==> flow/design.v <==
`timescale 1ns / 1ps
`default_nettype none
module Debounce(
    input wire btn, 
    input wire clk, 
    output reg led
    );
    reg [15:0] counter;  
    wire TC;  
    always @(posedge clk) begin
        if(~btn) begin
            counter <= 0;  
        end
        else begin
            counter <= counter + 1; 
        end
    end
    assign TC = (counter == 65534);  
    always @(posedge clk) begin
        if(~btn) begin
            led <= 0;  
        end
        else if (TC) begin
            led <= 1;  
        end
        else
            led <= led;  
    end
endmodule
`timescale 1ns / 1ps
module edge_generator(input wire clk, input wire rst, input wire signal, output reg out);  
    reg sig_p; 
    always @(posedge clk) begin
        if(rst == 1) begin
            out <= 0;
            sig_p <= 0;
        end else 
        begin
            if((sig_p != signal) && (signal)) begin
                out <= 1; 
            end 
            else out <= 0; 
            sig_p <= signal;
        end
    end
endmodule
`default_nettype none
`timescale 1ns / 1ps
module cla_adder(input wire [3:0] A, input wire [3:0] B, input wire CI, output wire CO, output wire [3:0] SUM);
    wire [3:0] propegated, generated;
    wire [3:0] carries;
    assign carries[0] = CI;
    assign propegated = A ^ B; 
    assign generated = A & B;
    assign carries[1] = generated[0] | (propegated[0] & carries[0]);
    assign carries[2] = generated[1] | (propegated[1] & carries[1]);
    assign carries[3] = generated[2] | (propegated[2] & carries[2]);
    assign CO = generated[3] | (propegated[3] & carries[3]);
    genvar i;
    generate 
        for (i = 0; i < 4; i = i + 1) begin
            FA a(.A(A[i]), .B(B[i]), .CI(carries[i]), .SUM(SUM[i]));
        end
    endgenerate
endmodule 
module FA(input wire A, input wire B, input wire CI, output wire CO, output wire SUM);
    assign CO = (A & B) | (CI & (A ^ B)); 
    assign SUM = A ^ B ^ CI; 
endmodule
`timescale 1ns / 1ps
`default_nettype none
module combo_mult(input wire [3:0] a, input wire [3:0] b, output wire [7:0] res);
    wire [7:0] m [3:0];
    genvar i; 
    generate 
        for(i = 0; i < 4; i = i + 1) begin
            assign m[i] = (a[i] != 0) ? ({{4'b0}, b} << i) : 8'b0;
        end
    endgenerate
    assign res = m[0] + m[1] + m[2] + m[3];
endmodule
`timescale 1ns / 1ps
`default_nettype none
module Calculator(
    input wire [3:0] a, 
    input wire [3:0] b,
    input wire [2:0] op,
    output reg [7:0] out
);
    parameter AND = 3'b000;
    parameter OR = 3'b001;
    parameter NOT = 3'b010;
    parameter XOR = 3'b011;
    parameter ADD = 3'b100;
    parameter SUB = 3'b101;
    parameter MULT = 3'b110;
    parameter DIV = 3'b111; 
    wire adder_co;
    wire [3:0] SUM;
    wire [7:0] PRODUCT;
    wire [3:0] B_adder;
    wire CI;
    assign B_adder = (op == ADD) ? b : 
                     (op == SUB) ? ~b :
                     0; 
    assign CI = (op == SUB) ? 1 : 0; 
    cla_adder ADDER(.A(a),.B(B_adder), .CI(CI), .CO(adder_co), .SUM(SUM));
    combo_mult MULTI(.a(a), .b(b), .res(PRODUCT));
    always @(*) begin
        case(op)
            AND: begin
                out <= {{4{1'b0}}, a&b};
            end
            OR: begin
                out <= {{4{1'b0}}, a|b};
            end
            NOT: begin
                out <= {{4{1'b1}}, ~a};
            end
            XOR: begin
                out <= {{4{1'b0}}, a ^ b};
            end
            ADD: begin
                out <= {{3{1'b0}}, adder_co, SUM};
            end
            SUB: begin
                if (a < b) begin
                    out <= {{4{1'b1}}, SUM};
                end
                else out <= {{4{1'b0}}, SUM};
            end
            MULT: begin
                out <= PRODUCT;
            end
            DIV: begin
                out <= (b == 4'd0) ? 8'hFF : a/b;
            end
        endcase
   end
endmodule 
`timescale 1ns / 1ps
module val_bcd(
    input wire clk,  
    input wire reset, 
    input wire en, 
    input wire [11:0] count, 
    output reg [15:0] BCD,
    output reg rdy
    );
    parameter IDLE = 0; 
    parameter SHIFT = 1;
    parameter ADD = 2;
    reg [11:0] count_p;  
    reg [3:0] shift_idx;  
    reg [1:0] state;  
    reg [15:0] BCD_temp;  
    always @(posedge clk or posedge reset) begin
        if(reset) begin
            BCD <= 0;
            rdy <= 0; 
            shift_idx <= 0; 
            count_p <= 0; 
            state <= IDLE;
        end
        else begin
            case(state)
                IDLE : begin  
                    if(en) begin  
                        BCD <= 0;  
                        count_p <= count;  
                        shift_idx <= 0;  
                        state <= SHIFT;  
                    end 
                    else state <= IDLE;  
                    rdy <= 0;  
                end
                SHIFT : begin  
                    BCD <= {BCD[14:0], count_p[11 - shift_idx]};  
                    shift_idx <= shift_idx + 1;  
                    state <= ADD;  
                    rdy <= 0;  
                end
                ADD : begin  
                    if(shift_idx == 12) begin
                        rdy <= 1;     
                        state <= IDLE;   
                    end
                    else begin  
                        BCD <= {(BCD[15:12] >= 5) ? BCD[15:12] + 4'd3 : BCD[15:12], 
                            (BCD[11:8] >= 5) ? BCD[11:8] + 4'd3 : BCD[11:8],
                            (BCD[7:4] >= 5) ? BCD[7:4] + 4'd3 : BCD[7:4],
                            (BCD[3:0] >= 5) ? BCD[3:0] + 4'd3 : BCD[3:0]}; 
                        state <= SHIFT;  
                        rdy <= 0;  
                    end
                end
            endcase             
        end
    end
endmodule
`timescale 1ns / 1ps
`default_nettype none
module bcd_seg(
    input wire [3:0] BCD, 
    output reg [7:0] s
);
    always @(*) begin
        case(BCD)
            0: s = 8'b0000_0011; 
            1: s = 8'b1001_1111;
            2: s = 8'b0010_0101;
            3: s = 8'b0000_1101;
            4: s = 8'b1001_1001;
            5: s = 8'b0100_1001;
            6: s = 8'b0100_0001;
            7: s = 8'b0001_1111;
            8: s = 8'b0000_0001;
            9: s = 8'b0000_1001;
            10: s = 8'b1111_1101; 
            default s = 8'b1111_1111;
        endcase
end
endmodule
`timescale 1ns / 1ps
`default_nettype none
module op_seg(
    input wire [2:0] OP, 
    output reg [31:0] s
);
    always @(*) begin
        case(OP)
            0: s = 32'b1111_1111_0001_0001_1101_0101_1000_0101;  
            1: s = 32'b1111_1111_1111_1111_0000_0011_1111_0101;  
            2: s = 32'b1111_1111_1101_0101_1100_0101_1110_0001;  
            3: s = 32'b1111_1111_1001_0001_0000_0011_1111_0101;  
            4: s = 32'b1111_1111_0001_0001_1000_0101_1000_0101;  
            5: s = 32'b1111_1111_0100_1001_1100_0111_1100_0001;  
            6: s = 32'b0011_0011_0001_1011_1110_0011_1110_0001;  
            7: s = 32'b1111_1111_1000_0101_1001_1111_1000_0011;  
            default s = 32'b1111_1111_1111_1111_1111_1111_1111_1111;
        endcase
    end
endmodule
`timescale 1ns / 1ps
`default_nettype none
module Multi_Driver(
    input wire clk, 
    input wire rst, 
    input wire [31:0] segValues,
    output reg [3:0] an,
    output reg [7:0] seg
    );
    parameter DELAY = 4095; 
    reg [11:0] count;  
    always @(posedge clk) begin
        if(count < (DELAY / 4)) begin
            an <= 4'b1110;
            seg <= segValues[7:0];
        end
        else if (count < (DELAY / 2)) begin
            an <= 4'b1101;
            seg <= segValues[15:8];
        end
        else if (count < ((3 * DELAY) / 4)) begin
            an <= 4'b1011;
            seg <= segValues[23:16];
        end
        else begin
            an <= 4'b0111;
            seg <= segValues[31:24];
        end
        if (rst) count <= 0;
        else count <= count + 1; 
    end
endmodule
`timescale 1ns / 1ps
`default_nettype none
module Calculator_top(
    input wire [3:0] a, 
    input wire [3:0] b,
    input wire clk, 
    input wire rst, 
    input wire enter, 
    input wire back,
    input wire up, 
    input wire down,
    output wire [3:0] an, 
    output wire [7:0] seg,
    output reg bin_ind
);
    reg [2:0] op; 
    wire [7:0] calculator_result;  
    reg [31:0] display_value;  
    reg convert_value_enable;  
    wire up_d; wire down_d; wire enter_d; wire back_d; wire rst_d;  
    Debounce dd(.btn(down), .clk(clk), .led(down_d));
    Debounce ud(.btn(up), .clk(clk), .led(up_d));
    Debounce ed(.btn(enter), .clk(clk), .led(enter_d));
    Debounce bd(.btn(back), .clk(clk), .led(back_d));
    Debounce rd(.btn(rst), .clk(clk), .led(rst_d)); 
    Calculator calc(.a(a), .b(b), .op(op), .out(calculator_result));
    wire [15:0] BCD_result; 
    reg [11:0] value_to_convert; 
    wire bcd_val_rdy; 
    val_bcd VAL(.clk(clk), .reset(rst_d), .en(convert_value_enable), .count(value_to_convert), .rdy(bcd_val_rdy), .BCD(BCD_result));
    wire [31:0] BCD_seg;
    reg [31:0] BCD_seg_buffer;
    bcd_seg A(.BCD(BCD_result[15:12]),.s(BCD_seg[31:24]));
    bcd_seg B(.BCD(BCD_result[11:8]),.s(BCD_seg[23:16]));
    bcd_seg C(.BCD(BCD_result[7:4]),.s(BCD_seg[15:8]));
    bcd_seg D(.BCD(BCD_result[3:0]),.s(BCD_seg[7:0]));
    wire [31:0] op_seg;
    op_seg OPS(.OP(op), .s(op_seg)); 
    parameter DISP_ZEROS = 32'b0000_0011_0000_0011_0000_0011_0000_0011;
    Multi_Driver md(.segValues(display_value), .clk(clk), .rst(rst_d), .an(an), .seg(seg));
    parameter IDLE = 0;  
    parameter VALUE_SET = 1;
    parameter CONV = 2;  
    parameter RES = 3;  
    parameter OP = 4;  
    reg [1:0] result_neg; 
    reg [2:0] cs;  
    reg [2:0] ns;  
    always @(posedge clk) begin
        if(op < 4) begin  
            value_to_convert <= (1000 * calculator_result[3]) + (100 * calculator_result[2]) + (10 * calculator_result[1]) + (calculator_result[0]);
        end 
        else if(op == 5) begin  
             if(calculator_result[7]) begin  
                 result_neg[0] <= 1; 
                 value_to_convert <= {{8{1'b0}}, ((~calculator_result) + 1) & 4'b1111};  
                 if((((~calculator_result) + 1) & 4'b1111) >= 10) result_neg[1] <= 1;
                 else result_neg[1] <= 0; 
             end
             else value_to_convert <= {{4{1'b0}}, calculator_result}; 
        end 
        else begin
            value_to_convert <= {{4{1'b0}}, calculator_result}; 
        end
        if(rst_d == 1) begin
            op <= 0; 
            convert_value_enable <= 0; 
            ns <= IDLE;
            result_neg <= 0;
            display_value <= DISP_ZEROS;
        end
        else begin
            case (cs)
                IDLE: begin
                    display_value <= DISP_ZEROS; 
                    op <= 0;
                    if(ENTER) begin
                        ns <= CONV;
                    end
                    else if (UP | DOWN) begin
                        ns <= OP;
                        op <= 0; 
                    end
                end
                CONV: begin
                    if(op >= 5) begin
                        bin_ind <= 0; 
                    end else begin
                        bin_ind <= 1; 
                    end
                    display_value <= op_seg; 
                    convert_value_enable <= 1; 
                    if(bcd_val_rdy) begin
                        ns <= RES;
                        convert_value_enable <= 0;
                        if(result_neg[0]) begin  
                            if(result_neg[1]) begin
                                BCD_seg_buffer <= {16'b1111_1111_1111_1101, BCD_seg[15:0]};  
                            end else begin
                                BCD_seg_buffer <= {24'b1111_1111_1111_1111_1111_1101, BCD_seg[7:0]};  
                            end
                            result_neg <= 2'b0; 
                        end else begin
                            BCD_seg_buffer <= BCD_seg;
                        end
                    end
                    else ns <= CONV; 
                end
                RES: begin
                    result_neg <= 2'b0;
                    display_value <= BCD_seg_buffer; 
                    if (BACK) begin
                        ns <= IDLE;
                    end
                    else if (ENTER) begin
                        ns <= CONV;
                    end
                    else if (UP | DOWN) begin
                        ns <= OP;
                        op <= 0;
                    end
                    else ns <= RES;
                end
                OP: begin
                    result_neg <= 2'b0;
                    display_value <= op_seg; 
                    if (ENTER) begin
                        ns <= CONV;
                    end
                    else if(BACK) begin
                        ns <= RES;
                    end else begin
                        ns <= OP; 
                    end
                    if(UP) begin
                        op <= op + 1;
                    end
                    else if(DOWN) begin
                        op <= op - 1;
                    end
                end
            endcase 
        end
    end
    wire DOWN; wire UP; wire BACK; wire ENTER;
    edge_generator de(.clk(clk), .rst(rst_d), .signal(down_d), .out(DOWN));
    edge_generator ue(.clk(clk), .rst(rst_d), .signal(back_d), .out(BACK));
    edge_generator be(.clk(clk), .rst(rst_d), .signal(up_d), .out(UP));
    edge_generator ee(.clk(clk), .rst(rst_d), .signal(enter_d), .out(ENTER));
    always @(negedge clk) begin
        if(rst_d) begin
            cs <= IDLE; 
        end
        else begin
            cs <= ns; 
        end
    end
endmodule
==> flow/run.sh <==
#!/bin/bash
# the make line also repeats each setting of config.mk as NAME=value (left out here)
make -C /OpenROAD-flow-scripts/flow DESIGN_CONFIG=/design/flow/config.mk WORK_HOME=/design/flow/orfs CLKGATE_MAP_FILE= finish
==> flow/config.mk <==
export PLATFORM = sky130hd
export DESIGN_NAME = Calculator_top
export DESIGN_NICKNAME = Calculator_top
export VERILOG_FILES = /design/flow/design.v
export SDC_FILE = /design/flow/constraint.sdc
export NUM_CORES = 4
export LEC_CHECK = 0
export ABC_AREA = 1
export CAP_MARGIN = 20
export CORE_MARGIN = 2
export CORE_UTILIZATION = 72
export PLACE_DENSITY = 0.37
export SLEW_MARGIN = 20
==> flow/constraint.sdc <==
create_clock -name core_clock -period 7.99 [get_ports {clk}]
set_input_delay 1.5980 -clock core_clock [delete_from_list [all_inputs] [get_ports {clk}]]
set_output_delay 1.5980 -clock core_clock [all_outputs]
set_load 0.01 [all_outputs]
==> summary.txt, run 1 <==
Implementation numbers.

- The final instance count without filler cells is 2,114.
- RePlAce ended its routability-driven mode at a weighted congestion of 0.952.
- The largest individual stage delay along the critical path comes from the cell sky130_fd_sc_hd__xor2_1.
- For the worst flop-to-flop path, the logic depth is 13.
- The highest clock rate this design can be run at is 99.8 MHz.
- The simple-gate portion of the synthesized area is 22.4%.
- STA classifies the critical path endpoint as a flop.
- The startpoint class of the critical path is a primary input.
- The critical path in this run is classified as primary input to flop.
- The share of total power consumed by net switching is 39.2%.
- The die area is 19,400 µm².
- The sequential cell area fraction in the yosys report is 41.2%.
- The routed design shows a wire length per standard cell of 19.1 µm.
- The count of nets left with antenna violations once routing finished came out at 0.
- The horizontal die dimension reported for this design is 139 µm.
- Of all power groups, the one with the highest power is combinational cells.
- The cell that appears most often on the critical path is sky130_fd_sc_hd__ha_4.
- The worst hold-check path type is flop to flop.
- Across the run, the number of max-cap violations was 0.
- The total overflow reported by the global router is 0.
- The endpoint of the lowest-slack register-to-register path is op_seg[5].
- The Yosys step of the flow raised 9 warnings.
- The fraction of registers with async set or reset after synthesis is 13.7%.
- The number of antenna violations at the first check in global routing came to 0.
- The number of storage elements in the synthesis netlist is 248.
- In the final layout, the fill cell count is 875.
- During placement, the flow inserted port buffers numbering 25.
- Of the post-synthesis cell area, the part taken by muxes is 0.428%.
- The total number of clock tree sinks is 248.
- The report shows a maximum critical-path fanout of 5.
- The clock buffer count from CTS is 25.
- The worst-case register-to-register setup slack is 1.14 ns.
- The share of the synthesized area in the top cell type is 28.2%.
- The number of setup violations in the final report is 6.
- The layout report lists the multi-input gate area as 7270 µm².
- The minimum setup slack after placement is -1.84 ns.
- The first global-routing pass estimated 54,500 µm of wire.
- The area of the placeable core is 18,000 µm².
- The TritonCTS clock tree is done.
- The total cells reported by yosys after synthesis is 1,704.
- The synthesis-to-finish area growth is 21.5%.
- The actual transition at the worst max-transition pin is 0.860 ns.
- The library cell with the largest summed area after synthesis is sky130_fd_sc_hd__dfxtp_1.
- The clock network power is 1.13 mW.
- The capturing instance or port of the critical path is result_neg[1].
- Per report_power, the Sequential row totals 1.60 mW.
- The initialized floorplan defines 49 standard-cell rows.
- Per the synthesis report, the adder-cell share of the synthesized area is 11.4%.
- In this run, placement finished with an instance count of 2,010.
- Dividing total power by cell area gives a power density of 318 nW/µm².
- The power report puts the leakage power at 7.10 nW.
- The initial standard-cell utilization of the core is 73.2%.
- The maximum single-stage delay on the critical path is 0.56 ns.
- Per the synthesis report, the XOR/XNOR share of the synthesized area is 1.80%.
- The proportion of power drawn by the clock network is 22.2%.
- In this run the power spent charging and discharging nets is 1.99 mW.
- The run finished, with violations left.
- The pin count of the biggest net entering global routing is 50.
- In the final report, the number of pins over their slew limit comes to 0.
- The cell area after technology mapping is 13,200 µm².
- The iteration tally of the first detailed-router pass is 11.
- According to the floorplan report, the die height is 139 µm.
- The checks that failed were setup timing.
- The synthesized area divided by synthesized cell count is 7.72 µm².
- The count of boundary I/O pins is 27.
- The finished design was reported to have a net count of 1,994.
- Per the timing report, the most critical flop-to-flop path originates at cs[2].
- Across all setup checks in the final design, the least slack found is -2.03 ns.
- Per the power-grid run, VDD falls by no more than 0.354 mV.
- The half-perimeter wire length after detailed placement is 22,000 µm.
- The total global-route track usage is 33.6%.
- The number of buffers between clock root and the deepest sink is 3.
- The internal portion of total power is 3.09 mW.
- Together, buffers and inverters on the worst path number 12.
- The most used flip-flop cell after synthesis is sky130_fd_sc_hd__dfxtp_1.
- The startpoint of the most critical setup path is b[1].
- The total DRC errors in the routed layout is 0.
- The routed layout has 13,200 vias.
- In this run, flip-flops and latches consume 31.6% of the power.
- The end point of the most critical hold path is be.out.
- The H-tree depth is 1.
- The data required time at the worst endpoint is 8.43 ns.
- The data arrival time at the worst-slack endpoint is 10.46 ns.
- The power share of the combinational group is 46.2%.
- The ratio of routed vias to standard cells is 6.26.
- The chip area in the Yosys report is 13,200 µm².
- The final clock period utilization by the worst path is 125%.
- The register area is 5430 µm².
- Looking at the clock tree report, the root buffer type is sky130_fd_sc_hd__clkbuf_16.
- The post-route total power is 5.09 mW.
- The largest non-sequential cell family by area is simple AND/OR/NAND/NOR gates.
- The number of violations reported at the end of detailed-routing iteration 0 is 1,500.
- The gate count of the mapped netlist is 1,704.
- The report gives the cell count of the worst hold path as 1.
- The share of synthesized cell area in and-or and or-and compound cells is 14.9%.
- The kind of cell adding the most delay to the critical path is simple AND/OR/NAND/NOR gates.
- For the worst-skew pair, the clock arrives at the later sink with an insertion delay of 0.57 ns.
- After synthesis, the cell types taking the most area are sky130_fd_sc_hd__dfxtp_1 (28%), sky130_fd_sc_hd__ha_1 (10%), sky130_fd_sc_hd__nand2_1 (9.8%).
- For reference, the top cells by count after synthesis are sky130_fd_sc_hd__nand2_1 (342), sky130_fd_sc_hd__inv_1 (230), sky130_fd_sc_hd__dfxtp_1 (185), sky130_fd_sc_hd__nor2_1 (163), sky130_fd_sc_hd__o21ai_0 (133).
- The number of logged tool warnings is 80.
- The number of hold violations in the final report is 0.
- The synthesis stats list as the most numerous cell sky130_fd_sc_hd__nand2_1.
- The antenna cell count is 0.
- The number of global-route vias before repair is 11,900.
- The final period demand of the worst path is 10.02 ns.
- Power attributed to combinational cells is 2.35 mW.
- Looking at the worst setup and hold paths, the clock pins of their registers show a slew of 0.06 ns.
- In the final run the clock tree shows a worst skew of 0.0657 ns.
- Counting flops with a built-in enable in the synthesized netlist gives 29.
- The critical path depth in cells is 61.
- Wires add up to 40,300 µm.
- The number of different library cells used by synthesis comes to 56.
- The headroom to the max-slew limit is 41.9%.
- Setup repair after global routing could not meet its margin everywhere.
- The origin of the worst min-delay path is be.sig_p.
[through the flow]
stage	hold slack [ns]	cell area (µm²)	TNS, ns	util [%]
floorplan	0.373	13300	-3.36	-
global placement	0.377	14300	-6.45	79.7
detailed placement	0.379	14300	-8.99	79.7
CTS	0.391	15500	-2.58	86.2
global route	0.411	16000	-11.65	89.0
finish	0.389	16000	-10.31	89.0
[metal layers]
| layer | vias to the layer above | share of wire (%) | track usage (%) |
|---|---|---|---|
| li1 | 5948 | - | - |
| met1 | 5998 | 36 | 40.2 |
| met2 | 916 | 46 | 59.5 |
| met3 | 364 | 9.2 | 4.45 |
| met4 | 0 | 8.7 | 16.7 |
| met5 | - | 0 | 0 |
[what timing repair did]
item                       CTS  global route
hold buffers                 0             0
resized                     33            80
buffers inserted            37            21
setup endpoints to repair    6             6
pin swaps                   43            60
[final cells by class]
type                    count  area share [%]
well taps                 229            1.79
inverters                 240            5.70
flip-flops and latches    248            33.9
multi-input cells        1186            45.5
repair buffers            162            8.10
clock inverters            15           0.751
clock buffers              34            4.25
==> inputs of run 2 (changes only) <==
- CTS_CLUSTER_DIAMETER: not set -> 400
- CTS_CLUSTER_SIZE: not set -> 12
- PLACE_DENSITY: 0.37 -> not set
- PLACE_DENSITY_LB_ADDON: not set -> 0.03
- SETUP_SLACK_MARGIN: not set -> 1.05
- clock period: 7.99 -> 6.41 ns (I/O delays scaled with it)
==> run 2 against run 1 <==
Against the previous run:
- still fails the layout checks on setup timing
- worst hold slack better by 0.0024 ns
- die area stayed put
- cell count is 0.90% higher
- register-to-register slack worse by 0.27 ns
- global-route usage is 0.072 points higher
- power is 31% higher
- clock power is about 20% higher
- critical endpoint unchanged
- largest cell class unchanged
==> summary.txt, run 2 <==
Implementation numbers.

- The flow ran to the end, but the layout failed its checks.
- The layout checks failed on setup timing.
- The number of antenna violations at the first check in global routing is 3 (+3).
- The overall via count from detail_route came to 13,800 (+4.4%).
- The x dimension of the die came to 139 µm (unchanged).
- The cell area after technology mapping came to 13,200 µm² (unchanged).
- The maximum single-stage delay on the critical path is 0.46 ns (-0.10 ns).
- The number of nets at the end of the flow is 2,018 (+1.2%).
- The main area contributors are sky130_fd_sc_hd__dfxtp_1 (28%), sky130_fd_sc_hd__ha_1 (10%), sky130_fd_sc_hd__nand2_1 (9.8%).
- The gate count of the mapped netlist is 1,704 (unchanged).
- The initial standard-cell utilization of the core was 73.2% (unchanged).
- The routed wire length per instance is 20.7 µm (+8.6%).
- The total DRC errors in the routed layout was 0 (unchanged).
- The number of buffers between clock root and the deepest sink is 3 (unchanged).
- The number of logged tool warnings is 78 (-2.5%).
- The depth of the worst register-to-register path is 12 (-1).
- In the synthesized netlist, the cells that appear most often are sky130_fd_sc_hd__nand2_1 (342), sky130_fd_sc_hd__inv_1 (230), sky130_fd_sc_hd__dfxtp_1 (185), sky130_fd_sc_hd__nor2_1 (163), sky130_fd_sc_hd__o21ai_0 (133).
- The portion of netlist area occupied by mux cells was 0.428% (unchanged).
- The clock skew is 0.0557 ns (-0.0100 ns).
- The ratio of routed vias to standard cells is 6.47 (+3.5%).
- The category of the most critical setup path is primary input to flop.
- The sequential cell area fraction in the yosys report is 41.2% (unchanged).
- The number of maximum-capacitance constraint violations came to 0 (unchanged).
- The count of boundary I/O pins was 27 (unchanged).
- The fraction of synthesized cell area in xor and xnor cells is 1.80% (unchanged).
- The clock network power is 1.31 mW (+20%).
- Looking at the hold checks, the worst path lands on de.out.
- The placer's final routability congestion estimate is 0.898 (-5.6%).
- The startpoint of the most critical setup path is b[1].
- The highest ir drop seen on vdd came to 0.354 mV (about the same).
- TritonCTS built the clock tree.
- The type of destination of the critical path is a flop.
- In this run the worst setup path terminates at result_neg[1].
- The number of storage elements in the synthesis netlist is 248 (unchanged).
- The part of the total power dissipated in sequential elements is 30.0% (-1.6 points).
- The clock-pin slew reported for the worst setup and hold paths after clock tree synthesis came to 0.08 ns (+0.02 ns).
- The global-route wire length before repair came to 54,600 µm (+0.27%).
- The number of global-route vias before repair is 12,100 (+1.8%).
- The hold-fix buffer count after cts was 0 (unchanged).
- The largest non-sequential cell family by area is simple AND/OR/NAND/NOR gates.
- The height of the die is 139 µm (unchanged).
- The fraction of registers with async set or reset after synthesis was 13.7% (unchanged).
- The worst register-to-register path ends at op_seg[6].
- The number of pins exceeding their max-slew limit in the final report is 0 (unchanged).
- The synthesized area divided by synthesized cell count is 7.72 µm² (unchanged).
- The residual antenna-violating net count after detailed routing is 0 (unchanged).
- The internal portion of total power is 3.95 mW (+28%).
- The pin count of the biggest net entering global routing came to 50 (unchanged).
- The reported combinational group power is 3.35 mW (+43%).
- The count of input and output buffers is 25 (unchanged).
- The origin of the worst min-delay path is de.sig_p.
- The switching power of the nets is 2.71 mW (+36%).
- The cell sitting at the root of the clock tree is a sky130_fd_sc_hd__clkbuf_16.
- The half-perimeter wire length after detailed placement was 21,700 µm (-1.8%).
- The final instance count without filler cells is 2,133 (+0.90%).
- The share of total power consumed by net switching is 40.6% (+1.5 points).
- The headroom to the max-slew limit is 30.9% (-11 points).
- The total number of clock tree sinks is 248 (unchanged).
- The die area was 19,400 µm² (unchanged).
- The area of the placeable core is 18,000 µm² (unchanged).
- The kind of cell adding the most delay to the critical path is simple AND/OR/NAND/NOR gates.
- The count of buffering cells on the critical path with inverters included is 17 (+5).
- The standard-cell row count was 49 (unchanged).
- The count of flip-flops with a built-in enable after synthesis is 29 (unchanged).
- The clock buffer count from CTS is 24 (-4.0%).
- The hold-critical path depth is 1 (unchanged).
- The share of the synthesized area in the top cell type is 28.2% (unchanged).
- The share of synthesized cell area in and-or and or-and compound cells is 14.9% (unchanged).
- The number of distinct library cell variants in the gate-level netlist after synthesis is 56 (unchanged).
- The simple-gate portion of the synthesized area came to 22.4% (unchanged).
- The chip area in the Yosys report is 13,200 µm² (unchanged).
- Among the stages of the critical path, the cell type that occurs most often is sky130_fd_sc_hd__buf_4.
- The total overflow reported by the global router was 0 (unchanged).
- The area growth from synthesis to layout is 22.8%.
- The most used flip-flop cell after synthesis is sky130_fd_sc_hd__dfxtp_1.
- The slowest stage of the critical path is the sky130_fd_sc_hd__o21ai_0 cell.
- The final clock period utilization by the worst path is 163% (+38 points).
- The data arrival time at the worst-slack endpoint came to 10.91 ns (+0.45 ns).
- The power density normalized to cell area is 412 nW/µm² (+30%).
- The synthesis stats list as the most numerous cell sky130_fd_sc_hd__nand2_1.
- The total cells reported by yosys after synthesis is 1,704 (unchanged).
- Setup repair after global routing could not meet its margin everywhere.
- The total global-route track usage is 33.6% (+0.072 points).
- The insertion delay of the later-clocked pin in the worst-skew pair came to 0.57 ns (about the same).
- The worst hold-check path type is flop to flop.
- The number of fill cells in the layout is 810 (-7.4%).
- The highest net fanout along the worst path is 6 (+1).
- The number of hold violations in the final report is 0 (unchanged).
- The library cell with the largest summed area after synthesis is sky130_fd_sc_hd__dfxtp_1.
- The number of violations reported at the end of detailed-routing iteration 0 came to 1,816 (+21%).
- The power share of the combinational group came to 50.4% (+4.2 points).
- The post-route total power was 6.66 mW (+31%).
- The startpoint class of the critical path is a primary input.
- The worst-case register-to-register setup slack is 0.87 ns (-0.27 ns).
- The area share of fa/ha/maj cells after synthesis is 11.4% (unchanged).
- The H-tree depth came to 1 (unchanged).
- The group drawing the most power is combinational cells.
- The data required time at the worst endpoint was 6.87 ns (-1.56 ns).
- The origin of the critical flop-to-flop path is cs[1].
- The accumulated negative setup slack is -28.83 ns (-18.52 ns).
- The number of warnings issued by yosys is 9 (unchanged).
- The proportion of power drawn by the clock network is 19.6% (-2.6 points).
- The count of placed standard cells including taps is 2,012 (+0.10%).
- The highest achievable clock rate is 95.7 MHz.
- The iteration tally of the first detailed-router pass came to 12 (+1).
- The power drawn by the sequential cells was 2.00 mW (+25%).
- The actual transition at the worst max-transition pin is 1.04 ns (+0.175 ns).
- The number of setup violations in the final report is 11 (+5).
- The leakage power of the design is 7.17 nW (+1.1%).
- The critical path depth in cells is 60 (-1.6%).
- The total length of routed wires was 44,100 µm (+9.5%).
- After layout, the minimum clock period comes to 10.45 ns.
- The final worst setup slack was -4.04 ns (-2.01 ns).
## run 2: metrics by stage
stage / cell area (µm²) / hold slack [ns] / utilization [%] / setup slack (ns)
4_1_cts: 15500 / 0.391 / 86.5 / -1.82
3_3_place_gp: 14300 / 0.375 / 79.8 / -2.57
3_5_place_dp: 14300 / 0.381 / 79.8 / -2.92
2_1_floorplan: 13300 / 0.373 / - / -2.17
6_report: 16200 / 0.391 / 89.9 / -4.04
5_1_grt: 16200 / 0.398 / 89.9 / -4.71
## run 2: per-layer routing
layer | vias up | global-route usage, % | part of all wire, %
li1 | 5999 | - | -
met1 | 6244 | 38.4 | 33
met5 | - | 0 | 0.17
met4 | 4 | 15.9 | 9.4
met3 | 461 | 4.28 | 11
met2 | 1098 | 62.3 | 46
## run 2: cell type report
type                    instances  area [µm²]  area share, %
clock inverters                 5        35.0          0.217
diodes                          1        2.50         0.0155
clock buffers                  37         649           4.02
well taps                     229         287           1.77
inverters                     240         917           5.68
repair buffers                187        1520           9.38
multi-input cells            1186        7320           45.3
flip-flops and latches        248        5430           33.6
## run 2: what timing repair did
action                                  in CTS  in global routing
endpoints found under the setup margin      27                 34
setup buffers                               48                 31
gates resized                               53                 93
pin swaps                                   40                 56
==> inputs of run 3 (changes only) <==
- CORE_UTILIZATION: 72 -> 68
- CTS_CLUSTER_DIAMETER: 400 -> not set
- CTS_CLUSTER_SIZE: 12 -> 98
- PLACE_DENSITY_LB_ADDON: 0.03 -> not set
- SETUP_SLACK_MARGIN: 1.05 -> not set
- TNS_END_PERCENT: not set -> 5
- clock period: 6.41 -> 6.97 ns (I/O delays scaled with it)
==> run 3 against run 2 <==
Against the previous run:
- the layout still fails its checks (setup timing)
- utilization fell by 5.5 points
- via count fell by 13%
- die area rose by 5.7%
- power fell by 17%
- first-iteration DRC count fell by 56%
- critical path type unchanged
- critical endpoint is now value_to_convert[2]
- largest power group unchanged
==> summary.txt, run 3 <==
Implementation numbers.

- The number of storage elements in the synthesis netlist came to 248 (unchanged).
- The count of input and output buffers was 25 (unchanged).
- The data arrival time at the worst-slack endpoint is 9.23 ns (-1.68 ns).
- The critical path depth in cells came to 60 (unchanged).
- The headroom to the max-slew limit came to 34.9% (+4.1 points).
- The clock buffer count from CTS was 24 (unchanged).
- The final hold slack is 0.388 ns (-0.00317 ns).
- The count of boundary I/O pins came to 27 (unchanged).
- The leakage power of the design was 7.09 nW (-1.1%).
- The fraction of synthesized cell area in xor and xnor cells is 1.80% (unchanged).
- The share of the synthesized area in the top cell type is 28.2% (unchanged).
- The area of the placeable core is 18,800 µm² (+4.8%).
- The number of maximum-capacitance constraint violations is 0 (unchanged).
- The synthesized area divided by synthesized cell count is 7.72 µm² (unchanged).
- The placer's final routability congestion estimate came to 0.932 (+3.7%).
- Looking at the group totals, the largest power group turns out to be combinational cells.
- The total length of routed wires is 32,400 µm (-27%).
- The number of setup violations in the final report was 6 (-5).
- In the post-synthesis netlist, the biggest area contributors are sky130_fd_sc_hd__dfxtp_1 (28%), sky130_fd_sc_hd__ha_1 (10%), sky130_fd_sc_hd__nand2_1 (9.8%).
- The number of pins exceeding their max-slew limit in the final report is 0 (unchanged).
- The total DRC errors in the routed layout is 0 (unchanged).
- The data required time at the worst endpoint came to 7.39 ns (+0.52 ns).
- The kind of cell adding the most delay to the critical path is simple AND/OR/NAND/NOR gates.
- The overall via count from detail_route is 12,100 (-13%).
- The power drawn by the sequential cells is 1.82 mW (-9%).
- The chip area in the Yosys report is 13,200 µm² (unchanged).
- The H-tree depth is 1 (unchanged).
- The final core utilization came to 84.4% (-5.5 points).
- The insertion delay of the later-clocked pin in the worst-skew pair is 0.56 ns (about the same).
- The share of total power consumed by net switching is 36.6% (-4.1 points).
- The height of the die is 143 µm (+2.8%).
- The proportion of power drawn by the clock network is 22.9% (+3.3 points).
- The count of flip-flops with a built-in enable after synthesis was 29 (unchanged).
- The depth of the worst register-to-register path is 11 (-1).
- The number of global-route vias before repair is 11,300 (-6.2%).
- The residual antenna-violating net count after detailed routing was 0 (unchanged).
- The number of buffers between clock root and the deepest sink is 3 (unchanged).
- The internal portion of total power is 3.49 mW (-12%).
- The global-route wire length before repair is 50,700 µm (-7.3%).
- The cell area after technology mapping was 13,200 µm² (unchanged).
- The post-route total power is 5.50 mW (-17%).
- The hold-critical path depth is 1 (unchanged).
- The worst hold-check path type is flop to flop.
- The worst setup path is launched from a primary input.
- The iteration tally of the first detailed-router pass came to 6 (-6).
- The type of destination of the critical path is a flop.
- The origin of the worst min-delay path is ee.sig_p.
- The total global-route track usage came to 29.8% (-3.8 points).
- The power share of the combinational group is 44.1% (-6.3 points).
- In the synthesized netlist the dominant register cell turns out to be sky130_fd_sc_hd__dfxtp_1.
- The final period demand of the worst path is 8.81 ns.
- The capturing instance or port of the critical path is value_to_convert[2].
- TritonCTS built the clock tree.
- The x dimension of the die came to 143 µm (+2.8%).
- The endpoint identified for the worst register-to-register timing path is op_seg[14].
- The power density normalized to cell area came to 346 nW/µm² (-16%).
- The gate count of the mapped netlist is 1,704 (unchanged).
- In this run the clock root is driven by a sky130_fd_sc_hd__clkbuf_16.
- The part of the total power dissipated in sequential elements was 33.0% (+3.0 points).
- The area share of fa/ha/maj cells after synthesis is 11.4% (unchanged).
- The number of violations reported at the end of detailed-routing iteration 0 was 804 (-56%).
- The share of synthesized cell area in and-or and or-and compound cells was 14.9% (unchanged).
- The half-perimeter wire length after detailed placement was 21,000 µm (-3.2%).
- The number of warnings issued by yosys came to 9 (unchanged).
- The category of the most critical setup path is primary input to flop.
- The portion of netlist area occupied by mux cells is 0.428% (unchanged).
- The origin of the critical flop-to-flop path is cs[0].
- The flow ran to the end, but the layout failed its checks.
- The accumulated negative setup slack is -9.58 ns (+19.24 ns).
- The number of distinct library cell variants in the gate-level netlist after synthesis came to 56 (unchanged).
- The post-route standard cell area excluding fillers is 15,900 µm² (-1.6%).
- The number of hold violations in the final report is 0 (unchanged).
- The minimum setup slack after placement is -2.54 ns (+0.378 ns).
- The clock skew is 0.0586 ns (+0.00295 ns).
- The count of placed standard cells including taps came to 2,042 (+1.5%).
- Setup repair after global routing could not meet its margin everywhere.
- The largest non-sequential cell family by area is simple AND/OR/NAND/NOR gates.
- The highest ir drop seen on vdd is 0.263 mV (-26%).
- The reasons given for failing layout checks are setup timing.
- In the synthesized netlist, the cells that appear most often are sky130_fd_sc_hd__nand2_1 (342), sky130_fd_sc_hd__inv_1 (230), sky130_fd_sc_hd__dfxtp_1 (185), sky130_fd_sc_hd__nor2_1 (163), sky130_fd_sc_hd__o21ai_0 (133).
- From synthesis to final layout, the design area changed by 20.8%.
- The worst-case register-to-register setup slack is 0.82 ns (-0.05 ns).
- The number of antenna violations at the first check in global routing is 0 (-3).
- The die area was 20,500 µm² (+5.7%).
- The antenna cell count came to 0 (-1).
- The final worst setup slack is -1.84 ns (+2.20 ns).
- The total overflow reported by the global router is 0 (unchanged).
- The most numerous cell in the Yosys netlist is sky130_fd_sc_hd__nand2_1.
- The ratio of routed vias to standard cells is 5.63 (-13%).
- The pin count of the biggest net entering global routing is 50 (unchanged).
- The maximum single-stage delay on the critical path is 0.30 ns (-0.16 ns).
- The actual transition at the worst max-transition pin was 0.976 ns (-0.0594 ns).
- The number of fill cells in the layout is 1,136 (+40%).
- The routed wire length per instance was 15.1 µm (-27%).
- Looking at area per cell type in the netlist, the leader is sky130_fd_sc_hd__dfxtp_1.
- The simple-gate portion of the synthesized area is 22.4% (unchanged).
- The number of nets at the end of the flow is 1,993 (-1.2%).
- The final clock period utilization by the worst path is 126% (-37 points).
- The count of buffering cells on the critical path with inverters included came to 9 (-8).
- The number of logged tool warnings is 80 (+2.6%).
- The switching power of the nets came to 2.01 mW (-26%).
- The clock network power is 1.26 mW (-4%).
- The highest net fanout along the worst path is 7 (+1).
- The clock-pin slew reported for the worst setup and hold paths after clock tree synthesis was 0.06 ns (-0.02 ns).
- The worst hold path terminates at ee.out.
- The total cells reported by yosys after synthesis is 1,704 (unchanged).
- The initial standard-cell utilization of the core came to 69.9% (-3.4 points).
- Timing would allow up to 113 MHz.
- The final instance count without filler cells was 2,143 (+0.47%).
- The total number of clock tree sinks is 248 (unchanged).
- The sequential cell area fraction in the yosys report is 41.2% (unchanged).
- The standard-cell row count was 50 (+2.0%).
- The fraction of registers with async set or reset after synthesis came to 13.7% (unchanged).
- On the critical path, the stage with the largest delay is an instance of sky130_fd_sc_hd__ha_4.
- The reported combinational group power is 2.43 mW (-27%).
- Per STA, the startpoint of the critical path is b[1].
- The post-placement cell area is 14,300 µm² (about the same).
- Per STA, the library cell used most along the worst path is sky130_fd_sc_hd__nand2_1.
run 3: area by class of cell:
| type | count | area (µm²) | area share [%] |
|---|---|---|---|
| Multi-Input combinational cell | 1186 | 7140 | 44.9 |
| Tap cell | 260 | 325 | 2.05 |
| Clock inverter | 20 | 158 | 0.992 |
| Timing Repair Buffer | 162 | 1310 | 8.25 |
| Inverter | 240 | 912 | 5.74 |
| Sequential cell | 248 | 5430 | 34.1 |
| Clock buffer | 27 | 622 | 3.91 |
run 3: timing repair:
| item | CTS | global route |
|---|---|---|
| setup buffers | 42 | 12 |
| gates resized | 44 | 47 |
| cloned | 0 | 0 |
| hold buffers | 0 | 0 |
| setup endpoints to repair | 6 | 6 |
| pin swaps | 41 | 43 |
run 3: routing by layer:
layer	share of wire [%]	up-vias	track usage, %
met1	41	5568	36.8
met2	50	424	54.6
met4	4.4	0	9.64
met3	4.8	123	3.09
met5	0	-	0
li1	-	5949	-
==> inputs of run 4 (changes only) <==
- ABC_AREA: 1 -> 0
- CAP_MARGIN: 20 -> 0
- CELL_PAD_IN_SITES_GLOBAL_PLACEMENT: not set -> 2
- CORE_ASPECT_RATIO: not set -> 1.38
- CORE_MARGIN: 2 -> 4
- CORE_UTILIZATION: 68 -> 40
- CTS_CLUSTER_SIZE: 98 -> not set
- GPL_ROUTABILITY_DRIVEN: not set -> 0
- GPL_TIMING_DRIVEN: not set -> 0
- MAX_ROUTING_LAYER: not set -> met4
- MIN_ROUTING_LAYER: not set -> met2
- PLACE_DENSITY_LB_ADDON: not set -> 0.25
- SLEW_MARGIN: 20 -> 15
- TNS_END_PERCENT: 5 -> 15
- clock period: 6.97 -> 19.4 ns (I/O delays scaled with it)
==> run 4 against run 3 <==
Against the previous run:
- the run now finishes clean
- register-to-register slack better by 6.1 ns
- clock skew is 0.0020 ns higher
- combinational power is 94% lower
- critical path type unchanged
- cell count is 5.7% lower
- critical path depth is 12 lower
- clock power is 59% lower
- non-clock buffer count is 85 lower
- worst hold slack worse by 0.010 ns
- largest cell class unchanged
- die area is 79% higher
- sequential share of layout area is 1.7 points higher
==> summary.txt, run 4 <==
Implementation numbers.

- The synthesized area divided by synthesized cell count is 8.95 µm² (+16%).
- The clock buffer count from CTS is 27 (+13%).
- The portion of netlist area occupied by mux cells was 1.85% (+1.4 points).
- The clock-pin slew reported for the worst setup and hold paths after clock tree synthesis came to 0.06 ns (about the same).
- The cell area after technology mapping is 13,400 µm² (+2.0%).
- The area share of fa/ha/maj cells after synthesis is 11.1% (-0.22 points).
- The ratio of routed vias to standard cells was 7.32 (+30%).
- The number of antenna violations at the first check in global routing is 0 (unchanged).
- The die area is 36,600 µm² (+79%).
- For hold timing, the worst endpoint is ue.out.
- The accumulated negative setup slack is 0 ns (+9.58 ns).
- The height of the die is 223 µm (+56%).
- The count of input and output buffers is 25 (unchanged).
- The H-tree depth was 1 (unchanged).
- The number of storage elements in the synthesis netlist was 248 (unchanged).
- The chip area in the Yosys report is 13,400 µm² (+2.0%).
- The total overflow reported by the global router is 0 (unchanged).
- The number of maximum-capacitance constraint violations is 0 (unchanged).
- The pin count of the biggest net entering global routing is 35 (-30%).
- The largest non-sequential cell family by area is simple AND/OR/NAND/NOR gates.
- The capturing instance or port of the critical path is result_neg[1].
- The x dimension of the die is 164 µm (+15%).
- The number of setup violations in the final report is 0 (-6).
- Ranked by instance count, the synthesized netlist is headed by sky130_fd_sc_hd__dfxtp_1 (185), sky130_fd_sc_hd__nor2_1 (131), sky130_fd_sc_hd__nand2_1 (118), sky130_fd_sc_hd__ha_1 (105), sky130_fd_sc_hd__o21ai_0 (104).
- The count of flip-flops with a built-in enable after synthesis was 29 (unchanged).
- The half-perimeter wire length after detailed placement is 23,800 µm (+14%).
- The origin of the worst min-delay path is ue.sig_p.
- The total number of clock tree sinks came to 248 (unchanged).
- The buffer type at the clock tree root is sky130_fd_sc_hd__clkbuf_16.
- The highest achievable clock rate is 67.3 MHz.
- For reference, the critical path is launched at b[0].
- The most used cell along the critical path is sky130_fd_sc_hd__ha_1.
- The capture point of the worst register-to-register path is recorded as op_seg[22].
- The final worst setup slack is 4.55 ns (+6.39 ns).
- The synthesis-to-finish area growth is 12.8%.
- The final period demand of the worst path is 14.85 ns.
- The initial standard-cell utilization of the core is 40.7% (-29 points).
- The number of resized instances in the post-cts repair step was 0 (-100%).
- Among cell families on the critical path, the largest total delay comes from AND-OR/OR-AND gates.
- The highest ir drop seen on vdd was 0.0562 mV (-79%).
- The flow ran to the end and the layout has no timing, DRC or antenna violations.
- The reported combinational group power is 0.140 mW (-94%).
- Among all flip-flop cells after synthesis, the most frequent one is sky130_fd_sc_hd__dfxtp_1.
- The depth of the worst register-to-register path is 7 (-4).
- The switching power of the nets is 0.299 mW (-85%).
- The data arrival time at the worst-slack endpoint is 15.25 ns (+6.02 ns).
- The area of the placeable core came to 33,000 µm² (+75%).
- The share of the synthesized area in the top cell type is 27.6% (-0.55 points).
- The total length of routed wires came to 32,900 µm (+1.6%).
- The final clock period utilization by the worst path is 76.6% (-50 points).
- The global-route wire length before repair was 53,000 µm (+4.7%).
- The number of distinct library cell variants in the gate-level netlist after synthesis came to 81 (+45%).
- The share of synthesized cell area in and-or and or-and compound cells is 18.0% (+3.1 points).
- The final hold slack is 0.378 ns (-0.0100 ns).
- The launch point of the worst register-to-register path is recorded as cs[0].
- The actual transition at the worst max-transition pin came to 1.04 ns (+0.0680 ns).
- The count of buffering cells on the critical path with inverters included is 5 (-4).
- The post-placement cell area is 14,300 µm² (-0.65%).
- The standard-cell row count is 78 (+56%).
- The number of pins exceeding their max-slew limit in the final report is 0 (unchanged).
- Setup repair after global routing left no endpoint under its margin.
- The routed wire length per instance came to 16.3 µm (+7.7%).
- The number of logged tool warnings is 77 (-3.8%).
- The hold-fix buffer count after cts is 0 (unchanged).
- The post-route standard cell area excluding fillers is 15,100 µm² (-4.7%).
- The total DRC errors in the routed layout is 0 (unchanged).
- The internal portion of total power is 0.889 mW (-75%).
- The part of the total power dissipated in sequential elements is 45.2% (+12 points).
- The insertion delay of the later-clocked pin in the worst-skew pair came to 0.58 ns (+0.02 ns).
- The proportion of power drawn by the clock network is 43.0% (+20 points).
- The gate count of the mapped netlist is 1,500 (-12%).
- The final core utilization is 45.9% (-39 points).
- The fraction of synthesized cell area in xor and xnor cells came to 5.35% (+3.6 points).
- The main area contributors are sky130_fd_sc_hd__dfxtp_1 (28%), sky130_fd_sc_hd__ha_1 (9.8%), sky130_fd_sc_hd__edfxtp_1 (6.5%).
- The count of boundary I/O pins is 27 (unchanged).
- The overall via count from detail_route is 14,800 (+23%).
- The clock skew is 0.0607 ns (+0.00202 ns).
- The minimum setup slack after placement is 4.06 ns (+6.60 ns).
- The headroom to the max-slew limit is 30.0% (-5.0 points).
- The maximum single-stage delay on the critical path is 0.85 ns (+0.55 ns).
- The simple-gate portion of the synthesized area is 19.3% (-3.1 points).
- The number of hold violations in the final report is 0 (unchanged).
- The fraction of registers with async set or reset after synthesis is 13.7% (unchanged).
- The hold-critical path depth is 1 (unchanged).
- The type of destination of the critical path is a flop.
- The residual antenna-violating net count after detailed routing came to 0 (unchanged).
- Summed over all instances, the cell type with the most area after synthesis is sky130_fd_sc_hd__dfxtp_1.
- The critical path depth in cells is 48 (-20%).
- The most numerous cell in the Yosys netlist is sky130_fd_sc_hd__dfxtp_1.
- The category of the most critical setup path is primary input to flop.
- The worst-case register-to-register setup slack is 6.96 ns (+6.14 ns).
- The number of buffers inserted by post-CTS setup repair is 0 (-100%).
- The leakage power of the design is 6.09 nW (-14%).
- The highest net fanout along the worst path is 10 (+3).
- The largest individual stage delay along the critical path comes from the cell sky130_fd_sc_hd__clkdlybuf4s50_1.
- The sequential cell area fraction in the yosys report came to 40.4% (-0.81 points).
- The path class of the tightest hold or removal check is flop to flop.
- The total cells reported by yosys after synthesis is 1,500 (-12%).
- The number of warnings issued by yosys is 9 (unchanged).
- The power drawn by the sequential cells came to 0.537 mW (-70%).
- The clock network power is 0.512 mW (-59%).
- The iteration tally of the first detailed-router pass is 7 (+1).
- The power density normalized to cell area is 78.5 nW/µm² (-77%).
- The largest share of the power goes to sequential cells.
- The number of buffers between clock root and the deepest sink is 3 (unchanged).
- The TritonCTS clock tree is done.
- The power share of the combinational group was 11.8% (-32 points).
- The antenna cell count came to 0 (unchanged).
- The number of violations reported at the end of detailed-routing iteration 0 was 2,125 (+160%).
- STA classifies the critical path startpoint as a primary input.
- The data required time at the worst endpoint is 19.80 ns (+12.41 ns).
- The number of nets at the end of the flow is 1,688 (-15%).
- The total global-route track usage came to 27.2% (-2.6 points).
- The number of global-route vias before repair is 15,500 (+37%).
- The share of total power consumed by net switching is 25.2% (-11 points).
[run 4: cell type report]
class,instances,area [µm²]
fillers,3373,17800
multi-input cells,1122,7490
flip-flops and latches,248,5430
clock buffers,38,787
well taps,440,551
inverters,81,304
repair buffers,26,270
plain buffers,51,204
clock inverters,14,106
[run 4: stage by stage]
step | instances | total power, mW
3_5_place_dp | 1969 | 0.689
4_1_cts | 2020 | 1.20
5_1_grt | 2020 | 1.25
3_3_place_gp | 1968 | 0.686
2_1_floorplan | 1503 | 0.654
6_report | 2020 | 1.19
[run 4: metal layers]
metal / share of wire (%) / global-route usage [%]
met2: 58 / 35.7
met4: 6.7 / 3.47
met1: 0 / -
met5: 0 / -
met3: 35 / 31.6
==> inputs of run 5 (changes only) <==
- ABC_AREA: 0 -> 1
- CAP_MARGIN: 0 -> 20
- CELL_PAD_IN_SITES_GLOBAL_PLACEMENT: 2 -> 3
- CORE_ASPECT_RATIO: 1.38 -> 1.51
- PLACE_DENSITY_LB_ADDON: 0.25 -> not set
==> run 5 against run 4 <==
Against the previous run:
- synthesized cell count is 14% higher
- flip-flop count is the same
- maximum frequency up 9.3%
- non-clock buffer count shrank 18
- largest power group is now combinational cells
- highest routed layer unchanged
==> summary.txt, run 5 <==
Implementation numbers.

- The met1 routed wirelength after detailed routing is 0 µm (unchanged).
- The number of nets at the end of the flow is 1,892 (+12%).
- The data required time at the worst endpoint is 19.87 ns (+0.07 ns).
- The highest achievable clock rate was 73.6 MHz (+9.3%).
- From synthesis to final layout, the design area changed by 13.2%.
- The origin of the critical flop-to-flop path is cs[2].
- The total length of routed met3 wires is 11,200 µm (-2.2%).
- The buffer type at the clock tree root is sky130_fd_sc_hd__clkbuf_16.
- The number of distinct library cell variants in the gate-level netlist after synthesis is 56 (-31%).
- The proportion of power drawn by the clock network is 29.4% (-14 points).
- The critical path depth in cells is 61 (+27%).
- The total number of clock tree sinks is 248 (unchanged).
- The depth of the worst register-to-register path is 11 (+4).
- The number of storage elements in the synthesis netlist is 248 (unchanged).
- The number of fill cells in the layout is 3,385 (+0.36%).
- The maximum single-stage delay on the critical path was 0.73 ns (-0.12 ns).
- The total overflow reported by the global router is 0 (unchanged).
- The count of boundary I/O pins is 27 (unchanged).
- The cell area after technology mapping was 13,200 µm² (-2.0%).
- The share of total power consumed by net switching is 36.9% (+12 points).
- The total DRC errors in the routed layout came to 0 (unchanged).
- The die area is 35,900 µm² (-1.8%).
- The power drawn by the sequential cells came to 0.649 mW (+21%).
- For this run, the leading register cell type out of synthesis is sky130_fd_sc_hd__dfxtp_1.
- The count of flip-flops with a built-in enable after synthesis came to 29 (unchanged).
- The portion of netlist area occupied by mux cells came to 0.428% (-1.4 points).
- By count the netlist is led by sky130_fd_sc_hd__nand2_1 (342), sky130_fd_sc_hd__inv_1 (230), sky130_fd_sc_hd__dfxtp_1 (185), sky130_fd_sc_hd__nor2_1 (163), sky130_fd_sc_hd__o21ai_0 (133).
- The final clock period utilization by the worst path came to 70.1% (-6.5 points).
- The clock skew is 0.0718 ns (+0.0111 ns).
- The final period demand of the worst path is 13.60 ns (-1.26 ns).
- Yosys attributes the largest share of cell area to sky130_fd_sc_hd__dfxtp_1 (28%), sky130_fd_sc_hd__ha_1 (10%), sky130_fd_sc_hd__nand2_1 (9.8%).
- The accumulated negative setup slack is 0 ns (unchanged).
- The number of maximum-capacitance constraint violations is 0 (unchanged).
- The part of the total power dissipated in sequential elements is 35.2% (-10 points).
- The most critical setup path has its startpoint at b[0].
- The slowest stage of the critical path belongs to the cell sky130_fd_sc_hd__clkdlybuf4s50_1.
- The routed wire length per instance is 15.2 µm (-6.3%).
- The fraction of synthesized cell area in xor and xnor cells came to 1.80% (-3.6 points).
- STA classifies the critical path endpoint as a flop.
- The pin count of the biggest net entering global routing is 44 (+26%).
- The clock-pin slew reported for the worst setup and hold paths after clock tree synthesis came to 0.07 ns (about the same).
- The worst-case register-to-register setup slack is 6.78 ns (-0.18 ns).
- The share of the synthesized area in the top cell type is 28.2% (+0.55 points).
- The total length of routed wires is 33,500 µm (+2.0%).
- The number of buffers inserted by post-CTS setup repair is 0 (unchanged).
- The clock network power is 0.542 mW (+5.9%).
- The x dimension of the die is 156 µm (-5.1%).
- STA lists the startpoint of the worst hold path as ue.sig_p.
- The total cells reported by yosys after synthesis is 1,704 (+14%).
- The worst hold path terminates at ue.out.
- The leakage power of the design is 6.49 nW (+6.6%).
- The insertion delay of the later-clocked pin in the worst-skew pair is 0.60 ns (+0.02 ns).
- The overall via count from detail_route is 15,600 (+5.3%).
- The largest non-sequential cell family by area is simple AND/OR/NAND/NOR gates.
- The global-route wire length before repair was 54,700 µm (+3.1%).
- The height of the die is 231 µm (+3.4%).
- STA classifies the critical path startpoint as a primary input.
- The endpoint of the lowest-slack register-to-register path is op_seg[14].
- The number of buffers between clock root and the deepest sink is 3 (unchanged).
- The area share of fa/ha/maj cells after synthesis is 11.4% (+0.22 points).
- The actual transition at the worst max-transition pin came to 0.705 ns (-0.339 ns).
- The gate count of the mapped netlist is 1,704 (+14%).
- The antenna cell count came to 0 (unchanged).
- The data arrival time at the worst-slack endpoint was 14.06 ns (-1.19 ns).
- The post-route total power is 1.85 mW (+55%).
- The most critical setup path has its endpoint at result_neg[1].
- The standard-cell row count is 81 (+3.8%).
- The category of the most critical setup path is primary input to flop.
- The power share of the combinational group is 35.5% (+24 points).
- The uppermost layer routed is met4.
- On the critical path the largest part of the delay comes from simple AND/OR/NAND/NOR gates.
- The routed wire length on met2 was 19,900 µm (+4.0%).
- The number of warnings issued by yosys is 9 (unchanged).
- The largest total area in the synthesized netlist belongs to sky130_fd_sc_hd__dfxtp_1.
- The number of pins exceeding their max-slew limit in the final report is 0 (unchanged).
- The count of input and output buffers came to 25 (unchanged).
- The hold-fix buffer count after cts is 0 (unchanged).
- The number of violations reported at the end of detailed-routing iteration 0 was 1,991 (-6.3%).
- The number of resized instances in the post-cts repair step is 0 (unchanged).
- The H-tree depth was 1 (unchanged).
- The number of logged tool warnings is 77 (unchanged).
- The number of hold violations in the final report is 0 (unchanged).
- The highest ir drop seen on vdd is 0.0688 mV (+22%).
- The simple-gate portion of the synthesized area is 22.4% (+3.1 points).
- The total global-route track usage came to 28.7% (+1.5 points).
- The switching power of the nets came to 0.682 mW (+130%).
- The hold-critical path depth is 1 (unchanged).
- The group drawing the most power is combinational cells.
- The half-perimeter wire length after detailed placement was 24,800 µm (+4.1%).
- The share of synthesized cell area in and-or and or-and compound cells is 14.9% (-3.1 points).
- The power density normalized to cell area is 124 nW/µm² (+58%).
- The iteration tally of the first detailed-router pass came to 46 (+39).
- Setup repair after global routing left no endpoint under its margin.
- The sequential cell area fraction in the yosys report is 41.2% (+0.81 points).
- The initial standard-cell utilization of the core is 40.6% (-0.12 points).
- The number of global-route vias before repair is 16,400 (+5.6%).
- The reported combinational group power is 0.655 mW (+370%).
- The area of the placeable core was 32,400 µm² (-1.7%).
- The number of antenna violations at the first check in global routing is 0 (unchanged).
- The count of buffering cells on the critical path with inverters included is 9 (+4).
- The most numerous cell in the Yosys netlist is sky130_fd_sc_hd__nand2_1.
- The clock buffer count from CTS was 26 (-3.7%).
- The flow ran to the end and the layout has no timing, DRC or antenna violations.
- The residual antenna-violating net count after detailed routing is 0 (unchanged).
- The internal portion of total power was 1.16 mW (+31%).
- The chip area in the Yosys report is 13,200 µm² (-2.0%).
- The fraction of registers with async set or reset after synthesis came to 13.7% (unchanged).
- The ratio of routed vias to standard cells is 7.08 (-3.3%).
- The worst hold-check path type is flop to flop.
- The headroom to the max-slew limit came to 52.6% (+23 points).
- The number of setup violations in the final report is 0 (unchanged).
- The TritonCTS clock tree is done.
- The synthesized area divided by synthesized cell count was 7.72 µm² (-14%).
- The timing report shows the most common cell along the critical path to be sky130_fd_sc_hd__nand2_1.
- The highest net fanout along the worst path is 9 (-1).
## run 5: layout make-up
class	count	area [µm²]	area share (%)
multi-input combinational	1186	6720	45.1
inverter	240	901	6.05
tap	415	519	3.49
clock buffer	33	718	4.82
timing repair buffer	27	265	1.78
sequential	248	5430	36.4
buffer	32	128	0.857
clock inverter	18	219	1.47
## run 5: routing by layer
| layer | vias up | GRT usage (%) |
|---|---|---|
| li1 | 5703 | - |
| met1 | 5769 | - |
| met2 | 3802 | 37.5 |
| met3 | 290 | 33.0 |
| met4 | 0 | 4.74 |
| met5 | - | - |
## run 5: through the flow
step                      instances  util, %  setup slack (ns)  area (µm²)  hold slack [ns]
after floorplan                1707        -              6.65       13200            0.373
after CTS                      2199     45.9              5.70       14900            0.375
final                          2199     45.9              5.80       14900            0.375
after global placement         2147     43.0              5.19       13900            0.378
after detailed placement       2149     43.0              5.17       14000            0.378
after global routing           2199     45.9              4.42       14900            0.386
==> inputs of run 6 (changes only) <==
- CELL_PAD_IN_SITES_GLOBAL_PLACEMENT: 3 -> not set
- CORE_ASPECT_RATIO: 1.51 -> not set
- CORE_MARGIN: 4 -> 2
- CORE_UTILIZATION: 40 -> 62
- GPL_ROUTABILITY_DRIVEN: 0 -> not set
- GPL_TIMING_DRIVEN: 0 -> not set
- MAX_ROUTING_LAYER: met4 -> not set
- MIN_ROUTING_LAYER: met2 -> not set
- SLEW_MARGIN: 15 -> 20
- TNS_END_PERCENT: 15 -> not set
- clock period: 19.4 -> 8.78 ns (I/O delays scaled with it)
==> run 6 against run 5 <==
Against the previous run:
- the layout now fails its checks (setup timing)
- first-iteration DRC count shrank 72%
- worst setup slack got worse by 5.8 ns
- register-to-register slack worse by 5.3 ns
- sequential power up 120%
- clock power increased by 120%
- synthesized area unchanged
- die area decreased by 38%
- design area rose by 5.9%
- power is 140% higher
- combinational power increased to 2.8 times the previous value
- largest cell class unchanged
- largest power group unchanged
==> summary.txt, run 6 <==
Implementation numbers.

- The data required time at the worst endpoint is 9.22 ns (-10.65 ns).
- The total overflow reported by the global router is 0 (unchanged).
- For the worst min-delay path, the startpoint reported by OpenROAD is ue.sig_p.
- The cell area after technology mapping came to 13,200 µm² (unchanged).
- The depth of the worst register-to-register path was 12 (+1).
- The area of the placeable core came to 21,000 µm² (-35%).
- The H-tree depth is 1 (unchanged).
- The worst setup path is of the primary input to flop kind.
- The initial standard-cell utilization of the core is 62.8% (+22 points).
- The fraction of registers with async set or reset after synthesis is 13.7% (unchanged).
- The headroom to the max-slew limit is 43.3% (-9.4 points).
- The switching power of the nets is 1.57 mW (+130%).
- The largest non-sequential cell family by area is simple AND/OR/NAND/NOR gates.
- The number of buffers between clock root and the deepest sink is 3 (unchanged).
- The highest achievable clock rate is 114 MHz.
- Setup repair after global routing could not meet its margin everywhere.
- The number of nets at the end of the flow is 1,963 (+3.8%).
- The total DRC errors in the routed layout came to 0 (unchanged).
- A clean result was blocked by setup timing.
- The insertion delay of the later-clocked pin in the worst-skew pair is 0.57 ns (-0.03 ns).
- The final clock period utilization by the worst path is 100% (+30 points).
- The startpoint of the most critical setup path is b[1].
- The clock buffer count from CTS is 25 (-3.8%).
- The total number of clock tree sinks is 248 (unchanged).
- The synthesized area divided by synthesized cell count is 7.72 µm² (unchanged).
- The accumulated negative setup slack is -0.0176 ns (-0.0176 ns).
- The critical path depth in cells was 61 (unchanged).
- The clock-pin slew reported for the worst setup and hold paths after clock tree synthesis is 0.06 ns (about the same).
- The number of maximum-capacitance constraint violations is 0 (unchanged).
- The highest ir drop seen on vdd came to 0.151 mV (+120%).
- The fraction of synthesized cell area in xor and xnor cells came to 1.80% (unchanged).
- The hold-fix buffer count after cts came to 0 (unchanged).
- The cell family contributing the most delay on the critical path is simple AND/OR/NAND/NOR gates.
- The flow ran to the end, but the layout failed its checks.
- The flow measured a signed area growth from synthesis to layout of 19.9%.
- The residual antenna-violating net count after detailed routing is 0 (unchanged).
- The total cells reported by yosys after synthesis is 1,704 (unchanged).
- The sequential cell area fraction in the yosys report is 41.2% (unchanged).
- The final period demand of the worst path is 8.80 ns.
- The number of setup violations in the final report is 1 (+1).
- The clock skew came to 0.0604 ns (-0.0114 ns).
- STA classifies the critical path startpoint as a primary input.
- The power share of the combinational group is 41.3% (+5.8 points).
- The data arrival time at the worst-slack endpoint is 9.24 ns (-4.82 ns).
- The final worst setup slack is -0.0176 ns (-5.82 ns).
- Hold analysis lists the worst path endpoint as ue.out.
- The part of the total power dissipated in sequential elements came to 32.3% (-2.9 points).
- The clock network power was 1.18 mW (+120%).
- The number of warnings issued by yosys is 9 (unchanged).
- The min-delay analysis places its worst path in the category flop to flop.
- The gate count of the mapped netlist is 1,704 (unchanged).
- The proportion of power drawn by the clock network was 26.4% (-3.0 points).
- The antenna cell count is 0 (unchanged).
- The die area came to 22,400 µm² (-38%).
- The origin of the critical flop-to-flop path is cs[2].
- In the synthesized netlist, the cells that appear most often are sky130_fd_sc_hd__nand2_1 (342), sky130_fd_sc_hd__inv_1 (230), sky130_fd_sc_hd__dfxtp_1 (185), sky130_fd_sc_hd__nor2_1 (163), sky130_fd_sc_hd__o21ai_0 (133).
- The height of the die came to 150 µm (-35%).
- The TritonCTS clock tree is done.
- The worst-case register-to-register setup slack was 1.46 ns (-5.32 ns).
- The count of boundary I/O pins is 27 (unchanged).
- The global-route wire length before repair came to 48,700 µm (-11%).
- The total length of routed wires is 30,300 µm (-9.6%).
- The iteration tally of the first detailed-router pass is 5 (-89%).
- The number of distinct library cell variants in the gate-level netlist after synthesis is 56 (unchanged).
- OpenSTA lists the critical path endpoint as result_neg[1].
- The post-route standard cell area excluding fillers was 15,800 µm² (+5.9%).
- Sorting the Yosys area breakdown by cell type puts at the top sky130_fd_sc_hd__dfxtp_1.
- The internal portion of total power is 2.89 mW (+150%).
- Among the stages of the critical path, the cell type that occurs most often is sky130_fd_sc_hd__nand2_1.
- The number of pins exceeding their max-slew limit in the final report is 0 (unchanged).
==> run 6: routing by layer <==
layer	share of wire [%]	vias to the layer above	track usage, %
met2	49	264	46.9
met4	3.9	0	10.6
li1	-	5902	-
met3	3.4	92	3.29
met5	0	-	0
met1	43	5330	32.4
==> run 6: final cells by class <==
| class | instances | area (µm²) |
|---|---|---|
| Tap cell | 275 | 344 |
| Clock inverter | 15 | 205 |
| Clock buffer | 34 | 732 |
| Fill cell | 1600 | 5170 |
| Inverter | 240 | 906 |
| Timing Repair Buffer | 131 | 1060 |
| Multi-Input combinational cell | 1186 | 7110 |
| Sequential cell | 248 | 5430 |
==> run 6: metrics by stage <==
| step | std cells | total power [mW] | util, % |
|---|---|---|---|
| 6_report | 2129 | 4.46 | 75.3 |
| 5_1_grt | 2129 | 4.76 | 75.3 |
| 3_3_place_gp | 2046 | 2.99 | 68.2 |
| 3_5_place_dp | 2046 | 3.04 | 68.2 |
| 2_1_floorplan | 1707 | 2.52 | - |
| 4_1_cts | 2120 | 4.32 | 74.0 |
==> run 6: repair_timing <==
| action | in CTS | in global routing |
|---|---|---|
| setup endpoints to repair | 5 | 5 |
| buffers inserted | 26 | 11 |
| pin swaps | 21 | 35 |
| gates resized | 18 | 55 |
Power figures rest on the tool's default switching activity, not on a simulated workload.
